==> design.v <==
module milestone1 (
	input logic CLOCK_50_I,                    
	input logic resetn,
	input  logic            M1_en,
	output  logic            M1_end,
	output logic   [17:0]   SRAM_address,
	input  logic   [15:0]   SRAM_read_data,
	output logic   [15:0]   SRAM_write_data,
	output logic            SRAM_we_n
);
typedef enum logic [6:0] {
  S_DELAY1,
	S_IDLE,
	IN_S_0,
	IN_S_1,
	IN_S_2,
	IN_S_3,
	IN_S_4,
	IN_S_5,
	IN_S_6,
	IN_S_7,
	IN_S_8,
	IN_S_9,
	IN_S_10,
	IN_S_11,
	IN_S_12,
	IN_S_13,
	IN_S_14,
	IN_S_15,
	IN_S_16,
	IN_S_17,
	IN_S_18,
	IN_S_19,
	IN_S_20,
	IN_S_21,
	CC_S0_0,
	CC_S0_1,
	CC_S0_2,
	CC_S0_3,
	CC_S0_4,
	CC_S0_5,
	CC_S1_0,
	CC_S1_1,
	CC_S1_2,
	CC_S1_3,
	CC_S1_4,
	CC_S1_5,
	EN_S_0,
	EN_S_1,
	EN_S_2,
	EN_S_3,
	EN_S_4,
	EN_S_5,
	EN_S_6,
	EN_S_7,
	EN_S_8,
	EN_S_9,
	EN_S_10,
	EN_S_11,
	EN_S_12,
	EN_S_13,
	EN_S_14,
	EN_S_15,
	EN_S_16,
	EN_S_17,
	EN_S_18,
	EN_S_19,
	EN_S_20,
	EN_S_21,
	EN_S_22,
	EN_S_23,
	EN_S_24,
	EN_S_25,
	EN_S_26,
	EN_S_27
} M1_state;
M1_state state;
parameter Yaddress = 18'd0,
Uaddress = 18'd38400,
Vaddress = 18'd57600,
RGBaddress = 18'd146944;
logic [17:0] data_counter;
logic [17:0] Y_counter;
logic [17:0] RGB_counter;
logic [17:0] U_counter; 
logic [9:0] Vert_count;
logic [9:0] Hori_count;
logic [15:0] Y;
logic [7:0] U [5:0];
logic [7:0] V [5:0];
logic [7:0] Ytest;
logic [7:0] Utest;
logic [7:0] Vtest;
logic [15:0] UPrime;
logic [15:0] VPrime;
logic [32:0] U_Even;
logic [32:0] U_Odd;
logic [32:0] V_Even;
logic [32:0] V_Odd;
logic [15:0] STORY;
logic [15:0] STORU;
logic [15:0] STORV;
logic [31:0] ans1;
logic [31:0] ans2;
logic [15:0] R;
logic [15:0] G;
logic [15:0] B;
logic [31:0] R0;
logic [31:0] G0;
logic [31:0] B0;
logic [31:0] R1;
logic [31:0] G1;
logic [31:0] B1;
logic [31:0] Mult_op_1, Mult_op_2, Mult_op_3, Mult_op_4, Mult_op_5, Mult_op_6, Mult_op_7, Mult_op_8;
logic [31:0] Mult_result1, Mult_result2, Mult_result3, Mult_result4;
logic [63:0] Mult_result_long1, Mult_result_long2, Mult_result_long3, Mult_result_long4;
assign Mult_result_long1 = Mult_op_1 * Mult_op_2;
assign Mult_result1 = Mult_result_long1[31:0];
assign Mult_result_long2 = Mult_op_3 * Mult_op_4;
assign Mult_result2 = Mult_result_long2[31:0];
assign Mult_result_long3 = Mult_op_5 * Mult_op_6;
assign Mult_result3 = Mult_result_long3[31:0];
assign Mult_result_long4 = Mult_op_7 * Mult_op_8;
assign Mult_result4 = Mult_result_long4[31:0];
always_comb begin
  			Mult_op_1 = 32'd0;
			Mult_op_2 = 32'd0;
			Mult_op_3 = 32'd0;
			Mult_op_4 = 32'd0;
			Mult_op_5 = 32'd0;
			Mult_op_6 = 32'd0;
			Mult_op_7 = 32'd0;
			Mult_op_8 = 32'd0;
	case(state)
		IN_S_5: begin
			Mult_op_1 = {24'd0,U[0]};
			Mult_op_2 = 32'd21;
			Mult_op_3 = {24'd0,V[0]};
			Mult_op_4 = 32'd21;
		end
		IN_S_6: begin
			Mult_op_1 = {24'd0,U[0]};
			Mult_op_2 = 32'd52;
			Mult_op_3 = {24'd0,V[0]};
			Mult_op_4 = 32'd52;
		end
		IN_S_7: begin
			Mult_op_1 = {24'd0,U[0]};
			Mult_op_2 = 32'd159;
			Mult_op_3 = {24'd0,V[0]};
			Mult_op_4 = 32'd159;
		end
		IN_S_8: begin
			Mult_op_1 = {24'd0,U[1]};
			Mult_op_2 = 32'd159;
			Mult_op_3 = {24'd0,V[1]};
			Mult_op_4 = 32'd159;
		end
		IN_S_9: begin
			Mult_op_1 = {24'd0,U[2]};
			Mult_op_2 = 32'd52;
			Mult_op_3 = {24'd0,V[2]};
			Mult_op_4 = 32'd52;
		end
		IN_S_10: begin
			Mult_op_1 = {24'd0,U[3]};
			Mult_op_2 = 32'd21;
			Mult_op_3 = {24'd0,V[3]};
			Mult_op_4 = 32'd21;
			Mult_op_5 = {24'd0,Y[15:8]}-32'd16;
			Mult_op_6 = 32'd76284;
			Mult_op_7 = {24'd0,Y[7:0]}-32'd16;
			Mult_op_8 = 32'd76284;
		end
		IN_S_11: begin
			Mult_op_1 = {24'd0,U[0]};
			Mult_op_2 = 32'd21;
			Mult_op_3 = {24'd0,V[0]};
			Mult_op_4 = 32'd21;
			Mult_op_5 = {24'd0,VPrime[15:8]}-32'd128;
			Mult_op_6 = 32'd104595;
			Mult_op_7 = {24'd0,VPrime[7:0]}-32'd128;
			Mult_op_8 = 32'd104595;
		end
		IN_S_12: begin
			Mult_op_1 = {24'd0,U[0]};
			Mult_op_2 = 32'd52;
			Mult_op_3 = {24'd0,V[0]};
			Mult_op_4 = 32'd52;
			Mult_op_5 = {24'd0,UPrime[15:8]}-32'd128;
			Mult_op_6 = 32'd25624;
			Mult_op_7 = {24'd0,UPrime[7:0]}-32'd128;
			Mult_op_8 = 32'd25624;
		end
		IN_S_13: begin
			Mult_op_1 = {24'd0,U[1]};
			Mult_op_2 = 32'd159;
			Mult_op_3 = {24'd0,V[1]};
			Mult_op_4 = 32'd159;
			Mult_op_5 = {24'd0,VPrime[15:8]}-32'd128;
			Mult_op_6 = 32'd53281;
			Mult_op_7 = {24'd0,VPrime[7:0]}-32'd128;
			Mult_op_8 = 32'd53281;
		end
		IN_S_14: begin
			Mult_op_1 = {24'd0,U[2]};
			Mult_op_2 = 32'd159;
			Mult_op_3 = {24'd0,V[2]};
			Mult_op_4 = 32'd159;
			Mult_op_5 = {24'd0,UPrime[15:8]}-32'd128;
			Mult_op_6 = 32'd132251;
			Mult_op_7 = {24'd0,UPrime[7:0]}-32'd128;
			Mult_op_8 = 32'd132251;;
		end
		IN_S_15: begin
			Mult_op_1 = {24'd0,U[3]};
			Mult_op_2 = 32'd52;
			Mult_op_3 = {24'd0,V[3]};
			Mult_op_4 = 32'd52;
		end
		IN_S_16: begin
			Mult_op_1 = {24'd0,U[4]};
			Mult_op_2 = 32'd21;
			Mult_op_3 = {24'd0,V[4]};
			Mult_op_4 = 32'd21;
			Mult_op_5 = {24'd0,Y[15:8]}-32'd16;
			Mult_op_6 = 32'd76284;
			Mult_op_7 = {24'd0,Y[7:0]}-32'd16;
			Mult_op_8 = 32'd76284;
		end
		IN_S_17: begin
			Mult_op_1 = {24'd0,U[0]};
			Mult_op_2 = 32'd21;
			Mult_op_3 = {24'd0,V[0]};
			Mult_op_4 = 32'd21;
			Mult_op_5 = {24'd0,VPrime[15:8]}-32'd128;
			Mult_op_6 = 32'd104595;
			Mult_op_7 = {24'd0,VPrime[7:0]}-32'd128;
			Mult_op_8 = 32'd104595;
		end
		IN_S_18: begin
			Mult_op_1 = {24'd0,U[1]};
			Mult_op_2 = 32'd52;
			Mult_op_3 = {24'd0,V[1]};
			Mult_op_4 = 32'd52;
			Mult_op_5 = {24'd0,UPrime[15:8]}-32'd128;
			Mult_op_6 = 32'd25624;
			Mult_op_7 = {24'd0,UPrime[7:0]}-32'd128;
			Mult_op_8 = 32'd25624;
		end
		IN_S_19: begin
			Mult_op_1 = {24'd0,U[2]};
			Mult_op_2 = 32'd159;
			Mult_op_3 = {24'd0,V[2]};
			Mult_op_4 = 32'd159;
			Mult_op_5 = {24'd0,VPrime[15:8]}-32'd128;
			Mult_op_6 = 32'd53281;
			Mult_op_7 = {24'd0,VPrime[7:0]}-32'd128;
			Mult_op_8 = 32'd53281;
		end
		IN_S_20: begin
			Mult_op_1 = {24'd0,U[3]};
			Mult_op_2 = 32'd159;
			Mult_op_3 = {24'd0,V[3]};
			Mult_op_4 = 32'd159;
			Mult_op_5 = {24'd0,UPrime[15:8]}-32'd128;
			Mult_op_6 = 32'd132251;
			Mult_op_7 = {24'd0,UPrime[7:0]}-32'd128;
			Mult_op_8 = 32'd132251;
		end
		IN_S_21: begin
			Mult_op_1 = {24'd0,U[4]};
			Mult_op_2 = 32'd52;
			Mult_op_3 = {24'd0,V[4]};
			Mult_op_4 = 32'd52;
		end
		CC_S0_0: begin
			Mult_op_1 = {24'd0,U[5]};
			Mult_op_2 = 32'd21;
			Mult_op_3 = {24'd0,V[5]};
			Mult_op_4 = 32'd21;
			Mult_op_5 = {24'd0,Y[15:8]}-32'd16;
			Mult_op_6 = 32'd76284;
			Mult_op_7 = {24'd0,Y[7:0]}-32'd16;
			Mult_op_8 = 32'd76284;
		end
		CC_S0_1: begin
			Mult_op_1 = {24'd0,U[0]};
			Mult_op_2 = 32'd21;
			Mult_op_3 = {24'd0,V[0]};
			Mult_op_4 = 32'd21;
			Mult_op_5 = {24'd0,VPrime[15:8]}-32'd128;
			Mult_op_6 = 32'd104595;
			Mult_op_7 = {24'd0,VPrime[7:0]}-32'd128;
			Mult_op_8 = 32'd104595;
		end
		CC_S0_2: begin
			Mult_op_1 = {24'd0,U[1]};
			Mult_op_2 = 32'd52;
			Mult_op_3 = {24'd0,V[1]};
			Mult_op_4 = 32'd52;
			Mult_op_5 = {24'd0,UPrime[15:8]}-32'd128;
			Mult_op_6 = 32'd25624;
			Mult_op_7 = {24'd0,UPrime[7:0]}-32'd128;
			Mult_op_8 = 32'd25624;
		end
		CC_S0_3: begin
			Mult_op_1 = {24'd0,U[2]};
			Mult_op_2 = 32'd159;
			Mult_op_3 = {24'd0,V[2]};
			Mult_op_4 = 32'd159;
			Mult_op_5 = {24'd0,VPrime[15:8]}-32'd128;
			Mult_op_6 = 32'd53281;
			Mult_op_7 = {24'd0,VPrime[7:0]}-32'd128;
			Mult_op_8 = 32'd53281;	
		end
		CC_S0_4: begin
			Mult_op_1 = {24'd0,U[3]};
			Mult_op_2 = 32'd159;
			Mult_op_3 = {24'd0,V[3]};
			Mult_op_4 = 32'd159;
			Mult_op_5 = {24'd0,UPrime[15:8]}-32'd128;
			Mult_op_6 = 32'd132251;
			Mult_op_7 = {24'd0,UPrime[7:0]}-32'd128;
			Mult_op_8 = 32'd132251;
		end
		CC_S0_5: begin
			Mult_op_1 = {24'd0,U[4]};
			Mult_op_2 = 32'd52;
			Mult_op_3 = {24'd0,V[4]};
			Mult_op_4 = 32'd52;
		end
		CC_S1_0: begin
			Mult_op_1 = {24'd0,U[5]};
			Mult_op_2 = 32'd21;
			Mult_op_3 = {24'd0,V[5]};
			Mult_op_4 = 32'd21;
			Mult_op_5 = {24'd0,Y[15:8]}-32'd16;
			Mult_op_6 = 32'd76284;
			Mult_op_7 = {24'd0,Y[7:0]}-32'd16;
			Mult_op_8 = 32'd76284;
		end
		CC_S1_1: begin
			Mult_op_1 = {24'd0,U[0]};
			Mult_op_2 = 32'd21;
			Mult_op_3 = {24'd0,V[0]};
			Mult_op_4 = 32'd21;
			Mult_op_5 = {24'd0,VPrime[15:8]}-32'd128;
			Mult_op_6 = 32'd104595;
			Mult_op_7 = {24'd0,VPrime[7:0]}-32'd128;
			Mult_op_8 = 32'd104595;
		end
		CC_S1_2: begin
			Mult_op_1 = {24'd0,U[1]};
			Mult_op_2 = 32'd52;
			Mult_op_3 = {24'd0,V[1]};
			Mult_op_4 = 32'd52;
			Mult_op_5 = {24'd0,UPrime[15:8]}-32'd128;
			Mult_op_6 = 32'd25624;
			Mult_op_7 = {24'd0,UPrime[7:0]}-32'd128;
			Mult_op_8 = 32'd25624;
		end
		CC_S1_3: begin
			Mult_op_1 = {24'd0,U[2]};
			Mult_op_2 = 32'd159;
			Mult_op_3 = {24'd0,V[2]};
			Mult_op_4 = 32'd159;
			Mult_op_5 = {24'd0,VPrime[15:8]}-32'd128;
			Mult_op_6 = 32'd53281;
			Mult_op_7 = {24'd0,VPrime[7:0]}-32'd128;
			Mult_op_8 = 32'd53281;
		end
		CC_S1_4: begin
			Mult_op_1 = {24'd0,U[3]};
			Mult_op_2 = 32'd159;
			Mult_op_3 = {24'd0,V[3]};
			Mult_op_4 = 32'd159;
			Mult_op_5 = {24'd0,UPrime[15:8]}-32'd128;
			Mult_op_6 = 32'd132251;
			Mult_op_7 = {24'd0,UPrime[7:0]}-32'd128;
			Mult_op_8 = 32'd132251;
		end
		CC_S1_5: begin
			Mult_op_1 = {24'd0,U[4]};
			Mult_op_2 = 32'd52;
			Mult_op_3 = {24'd0,V[4]};
			Mult_op_4 = 32'd52;
		end
		EN_S_0: begin
			Mult_op_1 = {24'd0,U[5]};
			Mult_op_2 = 32'd21;
			Mult_op_3 = {24'd0,V[5]};
			Mult_op_4 = 32'd21;
			Mult_op_5 = {24'd0,Y[15:8]}-32'd16;
			Mult_op_6 = 32'd76284;
			Mult_op_7 = {24'd0,Y[7:0]}-32'd16;
			Mult_op_8 = 32'd76284;
		end
		EN_S_1: begin
			Mult_op_1 = {24'd0,U[1]};
			Mult_op_2 = 32'd21;
			Mult_op_3 = {24'd0,V[1]};
			Mult_op_4 = 32'd21;
			Mult_op_5 = {24'd0,VPrime[15:8]}-32'd128;
			Mult_op_6 = 32'd104595;
			Mult_op_7 = {24'd0,VPrime[7:0]}-32'd128;
			Mult_op_8 = 32'd104595;
		end
		EN_S_2: begin
			Mult_op_1 = {24'd0,U[2]};
			Mult_op_2 = 32'd52;
			Mult_op_3 = {24'd0,V[2]};
			Mult_op_4 = 32'd52;
			Mult_op_5 = {24'd0,UPrime[15:8]}-32'd128;
			Mult_op_6 = 32'd25624;
			Mult_op_7 = {24'd0,UPrime[7:0]}-32'd128;
			Mult_op_8 = 32'd25624;
		end
		EN_S_3: begin
			Mult_op_1 = {24'd0,U[3]};
			Mult_op_2 = 32'd159;
			Mult_op_3 = {24'd0,V[3]};
			Mult_op_4 = 32'd159;
			Mult_op_5 = {24'd0,VPrime[15:8]}-32'd128;
			Mult_op_6 = 32'd53281;
			Mult_op_7 = {24'd0,VPrime[7:0]}-32'd128;
			Mult_op_8 = 32'd53281;	
		end
		EN_S_4: begin
			Mult_op_1 = {24'd0,U[4]};
			Mult_op_2 = 32'd159;
			Mult_op_3 = {24'd0,V[4]};
			Mult_op_4 = 32'd159;
			Mult_op_5 = {24'd0,UPrime[15:8]}-32'd128;
			Mult_op_6 = 32'd132251;
			Mult_op_7 = {24'd0,UPrime[7:0]}-32'd128;
			Mult_op_8 = 32'd132251;
		end
		EN_S_5: begin
			Mult_op_1 = {24'd0,U[5]};
			Mult_op_2 = 32'd52;
			Mult_op_3 = {24'd0,V[5]};
			Mult_op_4 = 32'd52;
		end
		EN_S_6: begin
			Mult_op_1 = {24'd0,U[5]};
			Mult_op_2 = 32'd21;
			Mult_op_3 = {24'd0,V[5]};
			Mult_op_4 = 32'd21;
			Mult_op_5 = {24'd0,Y[15:8]}-32'd16;
			Mult_op_6 = 32'd76284;
			Mult_op_7 = {24'd0,Y[7:0]}-32'd16;
			Mult_op_8 = 32'd76284;
		end
		EN_S_7: begin
			Mult_op_1 = {24'd0,U[2]};
			Mult_op_2 = 32'd21;
			Mult_op_3 = {24'd0,V[2]};
			Mult_op_4 = 32'd21;
			Mult_op_5 = {24'd0,VPrime[15:8]}-32'd128;
			Mult_op_6 = 32'd104595;
			Mult_op_7 = {24'd0,VPrime[7:0]}-32'd128;
			Mult_op_8 = 32'd104595;
		end
		EN_S_8: begin
			Mult_op_1 = {24'd0,U[3]};
			Mult_op_2 = 32'd52;
			Mult_op_3 = {24'd0,V[3]};
			Mult_op_4 = 32'd52;
			Mult_op_5 = {24'd0,UPrime[15:8]}-32'd128;
			Mult_op_6 = 32'd25624;
			Mult_op_7 = {24'd0,UPrime[7:0]}-32'd128;
			Mult_op_8 = 32'd25624;
		end
		EN_S_9: begin
			Mult_op_1 = {24'd0,U[4]};
			Mult_op_2 = 32'd159;
			Mult_op_3 = {24'd0,V[4]};
			Mult_op_4 = 32'd159;
			Mult_op_5 = {24'd0,VPrime[15:8]}-32'd128;
			Mult_op_6 = 32'd53281;
			Mult_op_7 = {24'd0,VPrime[7:0]}-32'd128;
			Mult_op_8 = 32'd53281;
		end
		EN_S_10: begin
			Mult_op_1 = {24'd0,U[5]};
			Mult_op_2 = 32'd159;
			Mult_op_3 = {24'd0,V[5]};
			Mult_op_4 = 32'd159;
			Mult_op_5 = {24'd0,UPrime[15:8]}-32'd128;
			Mult_op_6 = 32'd132251;
			Mult_op_7 = {24'd0,UPrime[7:0]}-32'd128;
			Mult_op_8 = 32'd132251;
		end
		EN_S_11: begin
			Mult_op_1 = {24'd0,U[5]};
			Mult_op_2 = 32'd52;
			Mult_op_3 = {24'd0,V[5]};
			Mult_op_4 = 32'd52;
		end
		EN_S_12: begin
			Mult_op_1 = {24'd0,U[5]};
			Mult_op_2 = 32'd21;
			Mult_op_3 = {24'd0,V[5]};
			Mult_op_4 = 32'd21;
			Mult_op_5 = {24'd0,Y[15:8]}-32'd16;
			Mult_op_6 = 32'd76284;
			Mult_op_7 = {24'd0,Y[7:0]}-32'd16;
			Mult_op_8 = 32'd76284;
		end
		EN_S_13: begin
			Mult_op_1 = {24'd0,U[3]};
			Mult_op_2 = 32'd21;
			Mult_op_3 = {24'd0,V[3]};
			Mult_op_4 = 32'd21;
			Mult_op_5 = {24'd0,VPrime[15:8]}-32'd128;
			Mult_op_6 = 32'd104595;
			Mult_op_7 = {24'd0,VPrime[7:0]}-32'd128;
			Mult_op_8 = 32'd104595;
		end
		EN_S_14: begin
			Mult_op_1 = {24'd0,U[4]};
			Mult_op_2 = 32'd52;
			Mult_op_3 = {24'd0,V[4]};
			Mult_op_4 = 32'd52;
			Mult_op_5 = {24'd0,UPrime[15:8]}-32'd128;
			Mult_op_6 = 32'd25624;
			Mult_op_7 = {24'd0,UPrime[7:0]}-32'd128;
			Mult_op_8 = 32'd25624;
		end
		EN_S_15: begin
			Mult_op_1 = {24'd0,U[5]};
			Mult_op_2 = 32'd159;
			Mult_op_3 = {24'd0,V[5]};
			Mult_op_4 = 32'd159;
			Mult_op_5 = {24'd0,VPrime[15:8]}-32'd128;
			Mult_op_6 = 32'd53281;
			Mult_op_7 = {24'd0,VPrime[7:0]}-32'd128;
			Mult_op_8 = 32'd53281;	
			end
		EN_S_16: begin
			Mult_op_1 = {24'd0,U[5]};
			Mult_op_2 = 32'd159;
			Mult_op_3 = {24'd0,V[5]};
			Mult_op_4 = 32'd159;
			Mult_op_5 = {24'd0,UPrime[15:8]}-32'd128;
			Mult_op_6 = 32'd132251;
			Mult_op_7 = {24'd0,UPrime[7:0]}-32'd128;
			Mult_op_8 = 32'd132251;
		end
		EN_S_17: begin
			Mult_op_1 = {24'd0,U[5]};
			Mult_op_2 = 32'd52;
			Mult_op_3 = {24'd0,V[5]};
			Mult_op_4 = 32'd52;
		end
		EN_S_18: begin
			Mult_op_1 = {24'd0,U[5]};
			Mult_op_2 = 32'd21;
			Mult_op_3 = {24'd0,V[5]};
			Mult_op_4 = 32'd21;
			Mult_op_5 = {24'd0,Y[15:8]}-32'd16;
			Mult_op_6 = 32'd76284;
			Mult_op_7 = {24'd0,Y[7:0]}-32'd16;
			Mult_op_8 = 32'd76284;
		end
		EN_S_19: begin
			Mult_op_5 = {24'd0,VPrime[15:8]}-32'd128;
			Mult_op_6 = 32'd104595;
			Mult_op_7 = {24'd0,VPrime[7:0]}-32'd128;
			Mult_op_8 = 32'd104595;
		end
		EN_S_20: begin
			Mult_op_5 = {24'd0,UPrime[15:8]}-32'd128;
			Mult_op_6 = 32'd25624;
			Mult_op_7 = {24'd0,UPrime[7:0]}-32'd128;
			Mult_op_8 = 32'd25624;
		end
		EN_S_21: begin
			Mult_op_5 = {24'd0,VPrime[15:8]}-32'd128;
			Mult_op_6 = 32'd53281;
			Mult_op_7 = {24'd0,VPrime[7:0]}-32'd128;
			Mult_op_8 = 32'd53281;
		end
		EN_S_22: begin
			Mult_op_5 = {24'd0,UPrime[15:8]}-32'd128;
			Mult_op_6 = 32'd132251;
			Mult_op_7 = {24'd0,UPrime[7:0]}-32'd128;
			Mult_op_8 = 32'd132251;
		end
		endcase
	end
	always_ff @ (posedge CLOCK_50_I or negedge resetn) begin
		if (resetn == 1'b0) begin	
			state <= S_IDLE;
			SRAM_we_n <= 1'b1;
			SRAM_write_data <= 16'd0;
			SRAM_address <= 18'd0;
			data_counter <= 18'd0;
			Y_counter <= 18'd0;
			RGB_counter <= 18'd0;
			Vert_count <= 10'd0;
			Hori_count <= 10'd0;
			M1_end <= 1'b0;
			Y <= 16'd0;
			UPrime <= 16'd0; 
			VPrime <= 16'd0;
			STORU <= 16'd0;
			STORV <= 16'd0;
			R <= 16'd0;
			G <= 16'd0;
			B <= 16'd0;
			R0 <= 32'd0;
			G0 <= 32'd0;
			B0 <= 32'd0;
			R1 <= 32'd0;
			G1 <= 32'd0;
			B1 <= 32'd0;
			{U[5], U[4], U[3], U[2], U[1], U[0]} <= 48'd0;
			{V[5], V[4], V[3], V[2], V[1], V[0]} <= 48'd0;
			ans1 <= 32'd0;
			ans2 <= 32'd0;
			end else begin
			case (state)
				S_IDLE: begin		
					if (Hori_count == 10'd319) begin
						Vert_count <= Vert_count + 10'd1;
						Hori_count <= 10'd0;
						data_counter <= data_counter - 18'd1;
					end
					if (Vert_count == 10'd239 && Hori_count == 10'd319) begin
						M1_end <= 1'b1;
					end
					if (M1_en == 1'b1 && M1_end!=1'b1 && !(Vert_count == 10'd239 && Hori_count == 10'd319))
					state <= IN_S_0;	
				end
				S_DELAY1: begin
				  state <= IN_S_0;	
				end
				IN_S_0: begin
				  SRAM_address <= Uaddress + data_counter;
					SRAM_we_n <= 1'b1;
					state <= IN_S_1;
				end
				IN_S_1: begin
				  SRAM_address <= Vaddress + data_counter;
					data_counter <= data_counter +18'd1;
					SRAM_we_n <= 1'b1;
					state <= IN_S_2;
				end
				IN_S_2: begin
				  SRAM_address <= Uaddress + data_counter;
					SRAM_we_n <= 1'b1;
					state <= IN_S_3;
				end
				IN_S_3: begin
				  SRAM_address <= Vaddress + data_counter;
				  data_counter <= data_counter +18'd1;
					SRAM_we_n <= 1'b1;
					U[0] <= SRAM_read_data[15:8];
					U[1] <= SRAM_read_data[7:0];
					state <= IN_S_4;
				end
				IN_S_4: begin
				  SRAM_address <= Yaddress + Y_counter;
					Y_counter <= Y_counter + 18'd1;
					SRAM_we_n <= 1'b1;
					V[0] <= SRAM_read_data[15:8];
					V[1] <= SRAM_read_data[7:0];
					state <= IN_S_5;
				end
				IN_S_5: begin
				  SRAM_address <= Uaddress + data_counter;
					SRAM_we_n <= 1'b1;
					ans1 <= $signed(Mult_result1);
					ans2 <= $signed(Mult_result2);
					U[2] <= SRAM_read_data[15:8];
					U[3] <= SRAM_read_data[7:0];
					state <= IN_S_6;
				end
				IN_S_6: begin
					SRAM_address <= Vaddress + data_counter;
					data_counter <= data_counter +18'd1;
					SRAM_we_n <= 1'b1;
					ans1 <= $signed(ans1-Mult_result1);
					ans2 <= $signed(ans2-Mult_result2);
					V[2] <= SRAM_read_data[15:8];
					V[3] <= SRAM_read_data[7:0];
					state <= IN_S_7;
				end
				IN_S_7: begin
					SRAM_we_n <= 1'b1;
					Y <= SRAM_read_data;
					Ytest <= SRAM_read_data[15:8];
					ans1 <= $signed(ans1+Mult_result1);
					ans2 <= $signed(ans2+Mult_result2);
					state <= IN_S_8;
				end
				IN_S_8: begin
					SRAM_we_n <= 1'b1;
					ans1 <= $signed(ans1+Mult_result1);
					ans2 <= $signed(ans2+Mult_result2);
					U[4] <= SRAM_read_data[15:8];
					U[5] <= SRAM_read_data[7:0];
					state <= IN_S_9;
				end
				IN_S_9: begin
					ans1 <= $signed(ans1-Mult_result1);
					ans2 <= $signed(ans2-Mult_result2);
					V[4] <= SRAM_read_data[15:8];
					V[5] <= SRAM_read_data[7:0];
					state <= IN_S_10;
				end
				IN_S_10: begin
					UPrime[15:8] <= U[0];
					UPrime[7:0] <= $signed(ans1+Mult_result1+8'd128) >>8;
					ans1 <= $signed(ans1+Mult_result1+8'd128) >> 8;
					Utest <= $signed(ans1+Mult_result1+8'd128) >> 8;
					VPrime[15:8] <= V[0];
					VPrime[7:0] <= $signed(ans2+Mult_result2+8'd128) >> 8;			
					ans2 <= $signed(ans2+Mult_result2+8'd128) >> 8;
					Vtest <= $signed(ans2+Mult_result2+8'd128) >> 8;
					R0 <= $signed(Mult_result3);
					G0 <= $signed(Mult_result3);
					B0 <= $signed(Mult_result3);
					R1 <= $signed(Mult_result4);
					G1 <= $signed(Mult_result4);
					B1 <= $signed(Mult_result4);
					state <= IN_S_11;
				end
				IN_S_11: begin
					ans1 <= $signed(Mult_result1);
					ans2 <= $signed(Mult_result2);
					R0 <= $signed(R0 + Mult_result3);
					R1 <= $signed(R1 + Mult_result4);
					state <= IN_S_12;
				end
				IN_S_12: begin
				  SRAM_address <= Yaddress + Y_counter;
					Y_counter <= Y_counter + 18'd1;
					SRAM_we_n <= 1'b1;
					ans1 <= $signed(ans1-Mult_result1);
					ans2 <= $signed(ans2-Mult_result2);
					G0 <= $signed(G0 - Mult_result3);
					G1 <= $signed(G1 - Mult_result4);
					state <= IN_S_13;
				end
				IN_S_13: begin
					SRAM_address <= Yaddress + Y_counter;
					Y_counter <= Y_counter + 18'd1;
					SRAM_we_n <= 1'b1;
					ans1 <= $signed(ans1+Mult_result1);
					ans2 <= $signed(ans2+Mult_result2);
					G0 <= $signed(G0 - Mult_result3);
					G1 <= $signed(G1 - Mult_result4);
					state <= IN_S_14;
				end
				IN_S_14: begin
				  SRAM_address <= Uaddress + data_counter;
					SRAM_we_n <= 1'b1;
					Hori_count <= Hori_count + 10'd1;
					ans1 <= $signed(ans1+Mult_result1);
					ans2 <= $signed(ans2+Mult_result2);
					B0 <= $signed(B0 + Mult_result3);
					B1 <= $signed(B1 + Mult_result4);
					state <= IN_S_15;
				end
				IN_S_15: begin
					SRAM_address <= Vaddress + data_counter;
					data_counter <= data_counter + 18'd1;
					SRAM_we_n <= 1'b1;
					Y <= SRAM_read_data;
					ans1 <= $signed(ans1-Mult_result1);
					ans2 <= $signed(ans2-Mult_result2);
					R[15:8] <= R0[31] ? 8'd0 : |R0[30:24] ? 8'd255 : R0[23:16];
					G[15:8] <= G0[31] ? 8'd0 : |G0[30:24] ? 8'd255 : G0[23:16];
					B[15:8] <= B0[31] ? 8'd0 : |B0[30:24] ? 8'd255 : B0[23:16];
					R[7:0] <= R1[31] ? 8'd0 : |R1[30:24] ? 8'd255 : R1[23:16];
					G[7:0] <= G1[31] ? 8'd0 : |G1[30:24] ? 8'd255 : G1[23:16];
					B[7:0] <= B1[31] ? 8'd0 : |B1[30:24] ? 8'd255 : B1[23:16];
					SRAM_we_n <= 1'b1;
					state <= IN_S_16;
				end
				IN_S_16: begin
					SRAM_address <= RGBaddress + RGB_counter;
					SRAM_write_data <= {R[15:8],G[15:8]};
					RGB_counter <= RGB_counter + 18'd1;
					STORY <= SRAM_read_data;
					UPrime[15:8] <= U[1];
					UPrime[7:0] <= $signed(ans1+Mult_result1+8'd128) >> 8;
					VPrime[15:8] <= V[1];
					VPrime[7:0] <= $signed(ans2+Mult_result2+8'd128) >> 8;			
					R0 <= $signed(Mult_result3);
					G0 <= $signed(Mult_result3);
					B0 <= $signed(Mult_result3);
					R1 <= $signed(Mult_result4);
					G1 <= $signed(Mult_result4);
					B1 <= $signed(Mult_result4);
					SRAM_we_n <= 1'b0;
					state <= IN_S_17;
				end
				IN_S_17: begin
					STORU <= SRAM_read_data;
					SRAM_address <= RGBaddress + RGB_counter;
					SRAM_write_data <= {B[15:8],R[7:0]};
					RGB_counter <= RGB_counter + 18'd1;
					ans1 <= $signed(Mult_result1);
					ans2 <= $signed(Mult_result2);
					R0 <= $signed(R0 + Mult_result3);
					R1 <= $signed(R1 + Mult_result4);
					SRAM_we_n <= 1'b0;
					state <= IN_S_18;
				end
				IN_S_18: begin
					STORV <= SRAM_read_data;
					SRAM_address <= RGBaddress + RGB_counter;
					SRAM_write_data <= {G[7:0],B[7:0]};
					RGB_counter <= RGB_counter + 18'd1;
					ans1 <= $signed(ans1-Mult_result1);
					ans2 <= $signed(ans2-Mult_result2);
					G0 <= $signed(G0 - Mult_result3);
					G1 <= $signed(G1 - Mult_result4);
					SRAM_we_n <= 1'b0;
					state <= IN_S_19;
				end
				IN_S_19: begin
					SRAM_address <= Yaddress + Y_counter;
					Y_counter <= Y_counter + 18'd1;
					SRAM_we_n <= 1'b1;
					Y <= STORY;
					ans1 <= $signed(ans1+Mult_result1);
					ans2 <= $signed(ans2+Mult_result2);
					G0 <= $signed(G0 - Mult_result3);
					G1 <= $signed(G1 - Mult_result4);
					state <= IN_S_20;
				end
				IN_S_20: begin
					SRAM_we_n <= 1'b1;
					ans1 <= $signed(ans1+Mult_result1);
					ans2 <= $signed(ans2+Mult_result2);
					B0 <= $signed(B0 + Mult_result3);
					B1 <= $signed(B1 + Mult_result4);
					state <= IN_S_21;
				end
				IN_S_21: begin
					SRAM_we_n <= 1'b1;
					Hori_count <= Hori_count + 10'd2;
					ans1 <= $signed(ans1-Mult_result1);
					ans2 <= $signed(ans2-Mult_result2);
					R[15:8] <= R0[31] ? 8'd0 : |R0[30:24] ? 8'd255 : R0[23:16];
					G[15:8] <= G0[31] ? 8'd0 : |G0[30:24] ? 8'd255 : G0[23:16];
					B[15:8] <= B0[31] ? 8'd0 : |B0[30:24] ? 8'd255 : B0[23:16];
					R[7:0] <= R1[31] ? 8'd0 : |R1[30:24] ? 8'd255 : R1[23:16];
					G[7:0] <= G1[31] ? 8'd0 : |G1[30:24] ? 8'd255 : G1[23:16];
					B[7:0] <= B1[31] ? 8'd0 : |B1[30:24] ? 8'd255 : B1[23:16];
					Hori_count <= Hori_count + 10'd2;
					state <= CC_S0_0;
					U_counter <= 18'd5;
				end
				CC_S0_0: begin	
					SRAM_address <= RGBaddress + RGB_counter;
					SRAM_write_data <= {R[15:8],G[15:8]};
					RGB_counter <= RGB_counter + 18'd1;
					STORY <= SRAM_read_data;
					UPrime[15:8] <= U[2];
					UPrime[7:0] <= $signed(ans1+Mult_result1+8'd128) >> 8;
					VPrime[15:8] <= V[2];
					VPrime[7:0] <= $signed(ans2+Mult_result2+8'd128) >> 8;			
					R0 <= Mult_result3;
					G0 <= Mult_result3;
					B0 <= Mult_result3;
					R1 <= Mult_result4;
					G1 <= Mult_result4;
					B1 <= Mult_result4;
					U[0] <= U[1];
					U[1] <= U[2];
					U[2] <= U[3];
					U[3] <= U[4];
					U[4] <= U[5];	
					U[5] <= STORU[15:8];
					V[0] <= V[1];
					V[1] <= V[2];
					V[2] <= V[3];
					V[3] <= V[4];
					V[4] <= V[5];	
					V[5] <= STORV[15:8];
					SRAM_we_n <= 1'b0;
					state <= CC_S0_1;	
				end
				CC_S0_1: begin
					Hori_count <= Hori_count + 10'd2;
					SRAM_address <= RGBaddress + RGB_counter;
					SRAM_write_data <= {B[15:8],R[7:0]};
					RGB_counter <= RGB_counter + 18'd1;
					ans1 <= $signed(Mult_result1);
					ans2 <= $signed(Mult_result2);
					R0 <= $signed(R0 + Mult_result3);
					R1 <= $signed(R1 + Mult_result4);
					SRAM_we_n <= 1'b0;
					state <= CC_S0_2;	
				end
				CC_S0_2: begin
					SRAM_address <= RGBaddress + RGB_counter;
					SRAM_write_data <= {G[7:0],B[7:0]};
					RGB_counter <= RGB_counter + 18'd1;
					ans1 <= $signed(ans1-Mult_result1);
					ans2 <= $signed(ans2-Mult_result2);
					G0 <= $signed(G0 - Mult_result3);
					G1 <= $signed(G1 - Mult_result4);
					SRAM_we_n <= 1'b0;
					state <= CC_S0_3;	
				end
				CC_S0_3: begin
					SRAM_address <= Yaddress + Y_counter;
					Y_counter <= Y_counter + 18'd1;
					Y <= STORY;
					SRAM_we_n <= 1'b1;
					ans1 <= $signed(ans1+Mult_result1);
					ans2 <= $signed(ans2+Mult_result2);
					G0 <= $signed(G0 - Mult_result3);
					G1 <= $signed(G1 - Mult_result4);
					state <= CC_S0_4;	
				end
				CC_S0_4: begin
					SRAM_address <= Uaddress + data_counter;
					SRAM_we_n <= 1'b1;
					ans1 <= $signed(ans1+Mult_result1);
					ans2 <= $signed(ans2+Mult_result2);
					B0 <= $signed(B0 + Mult_result3);
					B1 <= $signed(B1 + Mult_result4);
					state <= CC_S0_5;	
				end
				CC_S0_5: begin
					SRAM_address <= Vaddress + data_counter;
					data_counter <= data_counter + 18'd1;
					U_counter <= U_counter + 18'd1;
					SRAM_we_n <= 1'b1;
					ans1 <= $signed(ans1-Mult_result1);
					ans2 <= $signed(ans2-Mult_result2);
					R[15:8] <= R0[31] ? 8'd0 : |R0[30:24] ? 8'd255 : R0[23:16];
					G[15:8] <= G0[31] ? 8'd0 : |G0[30:24] ? 8'd255 : G0[23:16];
					B[15:8] <= B0[31] ? 8'd0 : |B0[30:24] ? 8'd255 : B0[23:16];
					R[7:0] <= R1[31] ? 8'd0 : |R1[30:24] ? 8'd255 : R1[23:16];
					G[7:0] <= G1[31] ? 8'd0 : |G1[30:24] ? 8'd255 : G1[23:16];
					B[7:0] <= B1[31] ? 8'd0 : |B1[30:24] ? 8'd255 : B1[23:16];
					state <= CC_S1_0;	
				end
				CC_S1_0: begin	
					Hori_count <= Hori_count + 10'd2;
					SRAM_address <= RGBaddress + RGB_counter;
					SRAM_write_data <= {R[15:8],G[15:8]};
					RGB_counter <= RGB_counter + 18'd1;
					STORY <= SRAM_read_data;
					UPrime[15:8] <= U[2];
					UPrime[7:0] <= $signed(ans1+Mult_result1+8'd128) >> 8;
					VPrime[15:8] <= V[2];
					VPrime[7:0] <= $signed(ans2+Mult_result2+8'd128) >> 8;			
					R0 <= $signed(Mult_result3);
					G0 <= $signed(Mult_result3);
					B0 <= $signed(Mult_result3);
					R1 <= $signed(Mult_result4);
					G1 <= $signed(Mult_result4);
					B1 <= $signed(Mult_result4);
					U[0] <= U[1];
					U[1] <= U[2];
					U[2] <= U[3];
					U[3] <= U[4];
					U[4] <= U[5];	
					U[5] <= STORU[7:0];
					V[0] <= V[1];
					V[1] <= V[2];
					V[2] <= V[3];
					V[3] <= V[4];
					V[4] <= V[5];	
					V[5] <= STORV[7:0];
					SRAM_we_n <= 1'b0;
					state <= CC_S1_1;	
				end
				CC_S1_1: begin
					STORU <= SRAM_read_data;
					SRAM_address <= RGBaddress + RGB_counter;
					SRAM_write_data <= {B[15:8],R[7:0]};
					RGB_counter <= RGB_counter + 18'd1;
					ans1 <= $signed(Mult_result1);
					ans2 <= $signed(Mult_result2);
					R0 <= $signed(R0 + Mult_result3);
					R1 <= $signed(R1 + Mult_result4);
					SRAM_we_n <= 1'b0;
					state <= CC_S1_2;	
				end
				CC_S1_2: begin
					STORV <= SRAM_read_data;
					SRAM_address <= RGBaddress + RGB_counter;
					SRAM_write_data <= {G[7:0],B[7:0]};
					RGB_counter <= RGB_counter + 18'd1;
					ans1 <= $signed(ans1-Mult_result1);
					ans2 <= $signed(ans2-Mult_result2);
					G0 <= $signed(G0 - Mult_result3);
					G1 <= $signed(G1 - Mult_result4);
					SRAM_we_n <= 1'b0;
					state <= CC_S1_3;	
				end
				CC_S1_3: begin
					SRAM_address <= Yaddress + Y_counter;
					Y_counter <= Y_counter + 18'd1;
					Y <= STORY;
					SRAM_we_n <= 1'b1;
					ans1 <= $signed(ans1+Mult_result1);
					ans2 <= $signed(ans2+Mult_result2);
					G0 <= $signed(G0 - Mult_result3);
					G1 <= $signed(G1 - Mult_result4);
					state <= CC_S1_4;	
				end
				CC_S1_4: begin
					SRAM_we_n <= 1'b1;
					ans1 <= $signed(ans1+Mult_result1);
					ans2 <= $signed(ans2+Mult_result2);
					B0 <= $signed(B0 + Mult_result3);
					B1 <= $signed(B1 + Mult_result4);
					state <= CC_S1_5;	
				end
				CC_S1_5: begin
					ans1 <= $signed(ans1-Mult_result1);
					ans2 <= $signed(ans2-Mult_result2);
					R[15:8] <= R0[31] ? 8'd0 : |R0[30:24] ? 8'd255 : R0[23:16];
					G[15:8] <= G0[31] ? 8'd0 : |G0[30:24] ? 8'd255 : G0[23:16];
					B[15:8] <= B0[31] ? 8'd0 : |B0[30:24] ? 8'd255 : B0[23:16];
					R[7:0] <= R1[31] ? 8'd0 : |R1[30:24] ? 8'd255 : R1[23:16];
					G[7:0] <= G1[31] ? 8'd0 : |G1[30:24] ? 8'd255 : G1[23:16];
					B[7:0] <= B1[31] ? 8'd0 : |B1[30:24] ? 8'd255 : B1[23:16];
					SRAM_we_n <= 1'b1;
					if (Hori_count == 10'd311) 
					   state <= EN_S_0;
					else 
					   state <= CC_S0_0;	
				end
				EN_S_0: begin	
					SRAM_address <= RGBaddress + RGB_counter;
					SRAM_write_data <= {R[15:8],G[15:8]};
					RGB_counter <= RGB_counter + 18'd1;
					STORY <= SRAM_read_data;
					UPrime[15:8] <= U[2];
					UPrime[7:0] <= $signed(ans1+Mult_result1+8'd128) >> 8;
					VPrime[15:8] <= V[2];
					VPrime[7:0] <= $signed(ans2+Mult_result2+8'd128) >> 8;			
					R0 <= $signed(Mult_result3);
					G0 <= $signed(Mult_result3);
					B0 <= $signed(Mult_result3);
					R1 <= $signed(Mult_result4);
					G1 <= $signed(Mult_result4);
					B1 <= $signed(Mult_result4);
					SRAM_we_n <= 1'b0;
					state <= EN_S_1;	
				end
				EN_S_1: begin
					SRAM_address <= RGBaddress + RGB_counter;
					SRAM_write_data <= {B[15:8],R[7:0]};
					RGB_counter <= RGB_counter + 18'd1;
					ans1 <= $signed(Mult_result1);
					ans2 <= $signed(Mult_result2);
					R0 <= $signed(R0 + Mult_result3);
					R1 <= $signed(R1 + Mult_result4);
					SRAM_we_n <= 1'b0;
					state <= EN_S_2;	
				end
				EN_S_2: begin
					SRAM_address <= RGBaddress + RGB_counter;
					SRAM_write_data <= {G[7:0],B[7:0]};
					RGB_counter <= RGB_counter + 18'd1;
					ans1 <= $signed(ans1-Mult_result1);
					ans2 <= $signed(ans2-Mult_result2);
					G0 <= $signed(G0 - Mult_result3);
					G1 <= $signed(G1 - Mult_result4);
					SRAM_we_n <= 1'b0;
					state <= EN_S_3;	
				end
				EN_S_3: begin
					SRAM_address <= Yaddress + Y_counter;
					Y_counter <= Y_counter + 18'd1;
					SRAM_we_n <= 1'b1;
					Y <= STORY;
					ans1 <= $signed(ans1+Mult_result1);
					ans2 <= $signed(ans2+Mult_result2);
					G0 <= $signed(G0 - Mult_result3);
					G1 <= $signed(G1 - Mult_result4);
					state <= EN_S_4;	
				end
				EN_S_4: begin
					SRAM_we_n <= 1'b1;
					ans1 <= $signed(ans1+Mult_result1);
					ans2 <= $signed(ans2+Mult_result2);
					B0 <= $signed(B0 + Mult_result3);
					B1 <= $signed(B1 + Mult_result4);
					state <= EN_S_5;	
				end
				EN_S_5: begin
					Hori_count <= Hori_count + 10'd2;
					SRAM_we_n <= 1'b1;
					ans1 <= $signed(ans1-Mult_result1);
					ans2 <= $signed(ans2-Mult_result2);
					R[15:8] <= R0[31] ? 8'd0 : |R0[30:24] ? 8'd255 : R0[23:16];
					G[15:8] <= G0[31] ? 8'd0 : |G0[30:24] ? 8'd255 : G0[23:16];
					B[15:8] <= B0[31] ? 8'd0 : |B0[30:24] ? 8'd255 : B0[23:16];
					R[7:0] <= R1[31] ? 8'd0 : |R1[30:24] ? 8'd255 : R1[23:16];
					G[7:0] <= G1[31] ? 8'd0 : |G1[30:24] ? 8'd255 : G1[23:16];
					B[7:0] <= B1[31] ? 8'd0 : |B1[30:24] ? 8'd255 : B1[23:16];
					SRAM_we_n <= 1'b1;
					state <= EN_S_6;	
				end
				EN_S_6: begin
					SRAM_address <= RGBaddress + RGB_counter;
					SRAM_write_data <= {R[15:8],G[15:8]};
					RGB_counter <= RGB_counter + 18'd1;
					STORY <= SRAM_read_data;
					UPrime[15:8] <= U[3];
					UPrime[7:0] <= $signed(ans1+Mult_result1+8'd128) >> 8;
					VPrime[15:8] <= V[3];
					VPrime[7:0] <= $signed(ans2+Mult_result2+8'd128) >> 8;			
					R0 <= $signed(Mult_result3);
					G0 <= $signed(Mult_result3);
					B0 <= $signed(Mult_result3);
					R1 <= $signed(Mult_result4);
					G1 <= $signed(Mult_result4);
					B1 <= $signed(Mult_result4);
					SRAM_we_n <= 1'b0;
					state <= EN_S_7;
				end
				EN_S_7: begin
					SRAM_address <= RGBaddress + RGB_counter;
					SRAM_write_data <= {B[15:8],R[7:0]};
					RGB_counter <= RGB_counter + 18'd1;
					ans1 <= $signed(Mult_result1);
					ans2 <= $signed(Mult_result2);
					R0 <= $signed(R0 + Mult_result3);
					R1 <= $signed(R1 + Mult_result4);
					SRAM_we_n <= 1'b0;	
					state <= EN_S_8;
				end
				EN_S_8: begin
					SRAM_address <= RGBaddress + RGB_counter;
					SRAM_write_data <= {G[7:0],B[7:0]};
					RGB_counter <= RGB_counter + 18'd1;
					ans1 <= $signed(ans1-Mult_result1);
					ans2 <= $signed(ans2-Mult_result2);
					G0 <= $signed(G0 - Mult_result3);
					G1 <= $signed(G1 - Mult_result4);
					SRAM_we_n <= 1'b0;	
					state <= EN_S_9;
				end
				EN_S_9: begin
					SRAM_address <= Yaddress + Y_counter;
					Y_counter <= Y_counter + 18'd1;
					SRAM_we_n <= 1'b1;
					Y <= STORY;
					ans1 <= $signed(ans1+Mult_result1);
					ans2 <= $signed(ans2+Mult_result2);
					G0 <= $signed(G0 - Mult_result3);
					G1 <= $signed(G1 - Mult_result4);
					state <= EN_S_10;
				end
				EN_S_10: begin
					SRAM_we_n <= 1'b1;
					ans1 <= $signed(ans1+Mult_result1);
					ans2 <= $signed(ans2+Mult_result2);
					B0 <= $signed(B0 + Mult_result3);
					B1 <= $signed(B1 + Mult_result4);
					state <= EN_S_11;
				end
				EN_S_11: begin
					SRAM_we_n <= 1'b1;
					Hori_count <= Hori_count + 10'd2;
					ans1 <= $signed(ans1-Mult_result1);
					ans2 <= $signed(ans2-Mult_result2);
					R[15:8] <= R0[31] ? 8'd0 : |R0[30:24] ? 8'd255 : R0[23:16];
					G[15:8] <= G0[31] ? 8'd0 : |G0[30:24] ? 8'd255 : G0[23:16];
					B[15:8] <= B0[31] ? 8'd0 : |B0[30:24] ? 8'd255 : B0[23:16];
					R[7:0] <= R1[31] ? 8'd0 : |R1[30:24] ? 8'd255 : R1[23:16];
					G[7:0] <= G1[31] ? 8'd0 : |G1[30:24] ? 8'd255 : G1[23:16];
					B[7:0] <= B1[31] ? 8'd0 : |B1[30:24] ? 8'd255 : B1[23:16];
					state <= EN_S_12;
				end
				EN_S_12: begin
					SRAM_address <= RGBaddress + RGB_counter;
					SRAM_write_data <= {R[15:8],G[15:8]};
					RGB_counter <= RGB_counter + 18'd1;
					STORY <= SRAM_read_data;
					UPrime[15:8] <= U[4];
					UPrime[7:0] <= $signed(ans1+Mult_result1+8'd128) >> 8;
					VPrime[15:8] <= V[4];
					VPrime[7:0] <= $signed(ans2+Mult_result2+8'd128) >> 8;			
					R0 <= $signed(Mult_result3);
					G0 <= $signed(Mult_result3);
					B0 <= $signed(Mult_result3);
					R1 <= $signed(Mult_result4);
					G1 <= $signed(Mult_result4);
					B1 <= $signed(Mult_result4);
					SRAM_we_n <= 1'b0;
					state <= EN_S_13;
				end
				EN_S_13: begin
					SRAM_address <= RGBaddress + RGB_counter;
					SRAM_write_data <= {B[15:8],R[7:0]};
					RGB_counter <= RGB_counter + 18'd1;
					ans1 <= $signed(Mult_result1);
					ans2 <= $signed(Mult_result2);
					R0 <= $signed(R0 + Mult_result3);
					R1 <= $signed(R1 + Mult_result4);
					SRAM_we_n <= 1'b0;
					state <= EN_S_14;
				end
				EN_S_14: begin
					SRAM_address <= RGBaddress + RGB_counter;
					SRAM_write_data <= {G[7:0],B[7:0]};
					RGB_counter <= RGB_counter + 18'd1;
					ans1 <= $signed(ans1-Mult_result1);
					ans2 <= $signed(ans2-Mult_result2);
					G0 <= $signed(G0 - Mult_result3);
					G1 <= $signed(G1 - Mult_result4);
					SRAM_we_n <= 1'b0;
					state <= EN_S_15;
				end
				EN_S_15: begin
					SRAM_we_n <= 1'b1;
					Y <= STORY;
					ans1 <= $signed(ans1+Mult_result1);
					ans2 <= $signed(ans2+Mult_result2);
					G0 <= $signed(G0 - Mult_result3);
					G1 <= $signed(G1 - Mult_result4);
					state <= EN_S_16;
				end
				EN_S_16: begin
					SRAM_we_n <= 1'b1;
					ans1 <= $signed(ans1+Mult_result1);
					ans2 <= $signed(ans2+Mult_result2);
					B0 <= $signed(B0 + Mult_result3);
					B1 <= $signed(B1 + Mult_result4);
					state <= EN_S_17;
				end
				EN_S_17: begin
					SRAM_we_n <= 1'b1;
					ans1 <= $signed(ans1-Mult_result1);
					ans2 <= $signed(ans2-Mult_result2);
					R[15:8] <= R0[31] ? 8'd0 : |R0[30:24] ? 8'd255 : R0[23:16];
					G[15:8] <= G0[31] ? 8'd0 : |G0[30:24] ? 8'd255 : G0[23:16];
					B[15:8] <= B0[31] ? 8'd0 : |B0[30:24] ? 8'd255 : B0[23:16];
					R[7:0] <= R1[31] ? 8'd0 : |R1[30:24] ? 8'd255 : R1[23:16];
					G[7:0] <= G1[31] ? 8'd0 : |G1[30:24] ? 8'd255 : G1[23:16];
					B[7:0] <= B1[31] ? 8'd0 : |B1[30:24] ? 8'd255 : B1[23:16];
					SRAM_we_n <= 1'b1;
					state <= EN_S_18;
				end
				EN_S_18: begin
					SRAM_address <= RGBaddress + RGB_counter;
					SRAM_write_data <= {R[15:8],G[15:8]};
					RGB_counter <= RGB_counter + 18'd1;
					Hori_count <= Hori_count + 10'd2;
					UPrime[15:8] <= U[5];
					UPrime[7:0] <= $signed(ans1+Mult_result1+8'd128) >> 8;
					VPrime[15:8] <= V[5];
					VPrime[7:0] <= $signed(ans2+Mult_result2+8'd128) >> 8;			
					R0 <= $signed(Mult_result3);
					G0 <= $signed(Mult_result3);
					B0 <= $signed(Mult_result3);
					R1 <= $signed(Mult_result4);
					G1 <= $signed(Mult_result4);
					B1 <= $signed(Mult_result4);
					SRAM_we_n <= 1'b0;
					state <= EN_S_19;
				end
				EN_S_19: begin
					SRAM_address <= RGBaddress + RGB_counter;
					SRAM_write_data <= {B[15:8],R[7:0]};
					RGB_counter <= RGB_counter + 18'd1;
					R0 <= $signed(R0 + Mult_result3);
					R1 <= $signed(R1 + Mult_result4);
					SRAM_we_n <= 1'b0;
					state <= EN_S_20;
				end
				EN_S_20: begin
					SRAM_address <= RGBaddress + RGB_counter;
					SRAM_write_data <= {G[7:0],B[7:0]};
					RGB_counter <= RGB_counter + 18'd1;
					G0 <= $signed(G0 - Mult_result3);
					G1 <= $signed(G1 - Mult_result4);
					SRAM_we_n <= 1'b0;
					state <= EN_S_21;
				end
				EN_S_21: begin
					SRAM_we_n <= 1'b1;
					G0 <= $signed(G0 - Mult_result3);
					G1 <= $signed(G1 - Mult_result4);
					state <= EN_S_22;
				end
				EN_S_22: begin
					SRAM_we_n <= 1'b1;
					B0 <= $signed(B0 + Mult_result3);
					B1 <= $signed(B1 + Mult_result4);
					state <= EN_S_23;
				end
				EN_S_23: begin
					Hori_count <= Hori_count + 10'd2;
					SRAM_we_n <= 1'b1;
					R[15:8] <= R0[31] ? 8'd0 : |R0[30:24] ? 8'd255 : R0[23:16];
					G[15:8] <= G0[31] ? 8'd0 : |G0[30:24] ? 8'd255 : G0[23:16];
					B[15:8] <= B0[31] ? 8'd0 : |B0[30:24] ? 8'd255 : B0[23:16];
					R[7:0] <= R1[31] ? 8'd0 : |R1[30:24] ? 8'd255 : R1[23:16];
					G[7:0] <= G1[31] ? 8'd0 : |G1[30:24] ? 8'd255 : G1[23:16];
					B[7:0] <= B1[31] ? 8'd0 : |B1[30:24] ? 8'd255 : B1[23:16];
					SRAM_we_n <= 1'b1;
					state <= EN_S_24;
				end
				EN_S_24: begin
					SRAM_address <= RGBaddress + RGB_counter;
					SRAM_write_data <= {R[15:8],G[15:8]};
					RGB_counter <= RGB_counter + 18'd1;
					SRAM_we_n <= 1'b0;
					state <= EN_S_25;
				end
				EN_S_25: begin
					SRAM_address <= RGBaddress + RGB_counter;
					SRAM_write_data <= {B[15:8],R[7:0]};
					RGB_counter <= RGB_counter + 18'd1;
					SRAM_we_n <= 1'b0;
					state <= EN_S_26;
				end
				EN_S_26: begin
					SRAM_address <= RGBaddress + RGB_counter;
					SRAM_write_data <= {G[7:0],B[7:0]};
					RGB_counter <= RGB_counter + 18'd1;
					SRAM_we_n <= 1'b0;
					state <= EN_S_27;
				end
				EN_S_27: begin
				  SRAM_we_n <= 1'b1;
				  state <= S_IDLE;
				end
				default: state <= S_IDLE;
			endcase
		end
	end
	endmodule
==> run.sh <==
#!/bin/bash
# the make line also repeats each setting of config.mk as NAME=value (left out here)
make -C /OpenROAD-flow-scripts/flow DESIGN_CONFIG=/design/flow/config.mk WORK_HOME=/design/flow/orfs CLKGATE_MAP_FILE= finish
==> config.mk <==
export PLATFORM = sky130hd
export DESIGN_NAME = milestone1
export DESIGN_NICKNAME = milestone1
export VERILOG_FILES = /design/flow/design.v
export SDC_FILE = /design/flow/constraint.sdc
export NUM_CORES = 4
export LEC_CHECK = 0
export CAP_MARGIN = 0
export CORE_MARGIN = 4
export CORE_UTILIZATION = 58
export CTS_CLUSTER_DIAMETER = 31
export CTS_CLUSTER_SIZE = 59
export GPL_ROUTABILITY_DRIVEN = 0
export GPL_TIMING_DRIVEN = 1
export MIN_ROUTING_LAYER = met1
export PLACE_DENSITY = 0.57
export SETUP_SLACK_MARGIN = 0.69
export SLEW_MARGIN = 5
export TNS_END_PERCENT = 75
==> constraint.sdc <==
create_clock -name core_clock -period 21.0 [get_ports {CLOCK_50_I}]
set_input_delay 4.2000 -clock core_clock [delete_from_list [all_inputs] [get_ports {CLOCK_50_I}]]
set_output_delay 4.2000 -clock core_clock [all_outputs]
set_load 0.01 [all_outputs]
==> deck_impl_summary.md, run 1 <==
Physical Implementation Snapshot

STA
  • Worst setup margin: 7010 ps
  • Max Clock Skew: 39.6 ps
  • Final tally of max-slew violations: 0
  • Max Clk Rate: 71.5 MHz
  • Final min period: 13,990 ps
  • Slew @ Worst Pin: 1210 ps
  • Final worst-path cycle share: 66.6%
  • Max-slew headroom: 19.4%
  • RSZ-0062 raised after global routing: false
  • Setup violators final: 0
  • Final Hold Viols: 0
  • Total negative slack: 0 ps

Synth
  • Post-Synth Adder-Cell Area: 24.9%
  • Synth Area in XOR/XNOR: 6.14%
  • Post-synthesis cell area: 62,700 µm²
  • Flip-flops with a built-in enable: 16
  • Yosys reg bits: 612
  • Ys cells: 7,323
  • YS warnings: 3
  • Top cells by count: inv_1 (869), nor2_1 (728), nand2_1 (623)
  • Avg Cell Area, Syn: 8.56 µm²
  • Seq share, synth: 24.6%
  • Cell area leaders: dfrtp_1 (24%), fa_1 (14%), ha_1 (10%)
  • Synthesis area per yosys: 62,700 µm²
  • Simple share: 14.3%
  • Max-area cell share: 23.7%
  • Post-synth top area cell: dfrtp_1
  • Asr flop ratio synth: 97.4%
  • Top_reg_cell synth: dfrtp_1
  • Distinct lib cells used: 116
  • Post-synth mux share: 2.32%
  • Yosys top cell by instances: inv_1
  • Top comb family, area: adder cells
  • Mapped Cells: 7,323
  • AND-OR/OR-AND Cells, Area Fraction: 20.4%

Global routing
  • Vias in the first global route: 54,200
  • Largest net degree at the start of global routing: 115
  • Initial antenna violation count: 2
  • First-pass GRT wire length: 306 mm
  • GRT Util Overall: 34.2%
  • Total grt overflow: 0

Setup path
  • Setup CP Type: register to register
  • CP max FO: 53
  • Crit-path leading delay family: simple AND/OR/NAND/NOR gates
  • Delay of the slowest critical-path stage: 940 ps
  • Levels on crit path: 47
  • Origin of the worst setup path: state[3]
  • Crit path capture: G0[31]
  • Worst r2r dst: G0[31]
  • CP bufs+invs: 7
  • Worst setup EP type: register
  • Worst EP arrival: 14,600 ps
  • Worst R2R Setup Slack: 7010 ps
  • Required @ worst endpoint: 21,610 ps
  • Kind of start point of the critical path: register
  • R2R depth: 47
  • Critical Path Slowest Stage Cell: nor2b_2
  • Reg2reg start: state[3]

Finish
  • Area Overhead vs Synth: 12.5%
  • Fill cell total of the finished layout: 9,023
  • Post-Route Utilization: 65.8%
  • Comb area: 42,900 µm²
  • Register area: 15,400 µm²
  • Net count, final: 8,280

Drt
  • Antenna-violating nets left: 0
  • Routed via count: 54,600
  • Initial DRC Count: 5,592
  • DRC violations left: 0
  • WL/cell: 21.8 µm
  • First-pass DRT Iterations: 7
  • Drt total wl: 193 mm
  • Routed vias/inst: 6.19

Clock tree
  • Hold_buf cts: 0
  • Clock Pin Slew Worst Setup and Hold Paths: 50 ps
  • Insertion Delay late pin: 760 ps
  • Cts repair resizes: 0
  • Max Root-Sink Buffers: 3
  • Post-CTS Setup Inserts: 0
  • Root Buffer: clkbuf_16
  • CTS sink count: 612
  • CTS tree: yes
  • CTS HTree Levels: 4
  • Number of buffers created by CTS: 159

Die
  • I/O Pins: 55
  • Row count: 120
  • Die span in y: 337 µm
  • Core area: 107,000 µm²
  • Die extent in x: 337 µm
  • Initial Util: 58.5%
  • Die area: 113,000 µm²

Min path
  • Worst hold path startpoint: UPrime[6]
  • Hold depth: 2
  • Type of the most critical hold path: register to register
  • Worst Hold Path EP: UPrime[6]

Placed design
  • Buffers on Ports: 54
  • Detailed placer's ending HPWL: 142 mm
  • Pre-CTS WS: 7360 ps

Flow run
  • OpenROAD warnings: 92
  • Max-Cap Viols: 0

Outcome
  • Outcome: finished clean
[area by class of cell]
cell class,count,share of cell area [%]
multi-input cells,5491,60.9
flip-flops and latches,612,21.8
clock buffers,198,6.25
inverters,875,4.67
well taps,1403,2.49
clock inverters,97,2.06
repair buffers,154,1.84
diodes,2,0.00710
[layer usage]
layer	part of all wire (%)	track usage (%)	routed length (µm)
met4	4.2	13.8	8070
met3	8.5	7.12	16400
met2	44	53.3	85800
met1	43	46.7	82700
met5	0	0	0
[through the flow]
step                std cells  area (µm²)  hold slack, ps
floorplan                7324       62700             430
global placement         8535       64700             450
detailed placement       8535       64700             451
CTS                      8830       70500             460
global route             8832       70500             485
finish                   8832       70500             457
==> run 2, diff against run 1 <==
ABC_AREA = 1   (was default)
CAP_MARGIN = 30   (was 0)
CORE_MARGIN = 2   (was 4)
CORE_UTILIZATION = 68   (was 58)
CTS_CLUSTER_DIAMETER = 208   (was 31)
CTS_CLUSTER_SIZE = 29   (was 59)
GPL_ROUTABILITY_DRIVEN = default   (was 0)
GPL_TIMING_DRIVEN = default   (was 1)
MAX_ROUTING_LAYER = met4   (was default)
MIN_ROUTING_LAYER = default   (was met1)
PLACE_DENSITY = default   (was 0.57)
SETUP_SLACK_MARGIN = default   (was 0.69)
SLEW_MARGIN = 35   (was 5)
TNS_END_PERCENT = default   (was 75)
clock period = 7.82 ns   (was 21.0 ns; I/O delays follow)
==> deck_impl_summary.md, run 2 <==
Key Metrics from the Run

Synth
  • Simple share: 23.7%
  • Flip-flops with a built-in enable: 16
  • Yosys top cell by instances: nand2_1
  • Synthesis area per yosys: 66,900 µm²
  • Asr flop ratio synth: 97.4%
  • Mapped Cells: 9,347
  • Top comb family, area: simple AND/OR/NAND/NOR gates
  • AND-OR/OR-AND Cells, Area Fraction: 15.1%
  • Post-Synth Adder-Cell Area: 23.1%
  • Top_reg_cell synth: dfrtp_1
  • Ys cells: 9,347
  • Yosys reg bits: 612
  • Post-synth mux share: 0.0299%
  • Cell area leaders: dfrtp_1 (22%), fa_1 (13%), nand2_1 (12%)
  • Top cells by count: nand2_1 (2,132), inv_1 (1,805), nor2_1 (736)
  • Seq share, synth: 23.0%
  • YS warnings: 3
  • Max-area cell share: 22.3%
  • Post-synth top area cell: dfrtp_1
  • Post-synthesis cell area: 66,900 µm²
  • Distinct lib cells used: 80
  • Avg Cell Area, Syn: 7.15 µm²
  • Synth Area in XOR/XNOR: 3.30%

Clock tree
  • Number of buffers created by CTS: 25
  • Hold_buf cts: 0
  • Max Root-Sink Buffers: 3
  • CTS HTree Levels: 1
  • CTS sink count: 612
  • Root Buffer: clkbuf_16

Global routing
  • Total grt overflow: 172
  • GRT Util Overall: 70.7%

Die
  • Row count: 115
  • Die extent in x: 318 µm
  • Core area: 97,800 µm²
  • Die span in y: 318 µm
  • Initial Util: 68.3%
  • I/O Pins: 55
  • Die area: 101,000 µm²

Placed design
  • Detailed placer's ending HPWL: 195 mm
  • Buffers on Ports: 54
  • GP Congestion: 1.07

Outcome
  • First Error: [ERROR GRT-0232] Routing congestion too high. Check the congestion heatmap in the GUI.
  • Outcome: stopped before the end
  • Fail Step: 5_1_grt
==> run 2: metrics by stage <==
step	setup WS (ps)	cells	area, µm²
after CTS	-822	12100	84000
after detailed placement	-1190	12000	81100
after global placement	-846	12000	81100
after floorplan	-124	9348	68000
==> run 2: routing by layer <==
metal | track usage [%] | GRT overflow
met1 | 71.8 | 4
met2 | 89.6 | 93
met3 | 48.7 | 17
met4 | 63.9 | 58
met5 | - | -
==> run 2: what timing repair did <==
item,4_1_cts
endpoints found under the setup margin,195
resized,398
pin swaps,94
buffers inserted,63
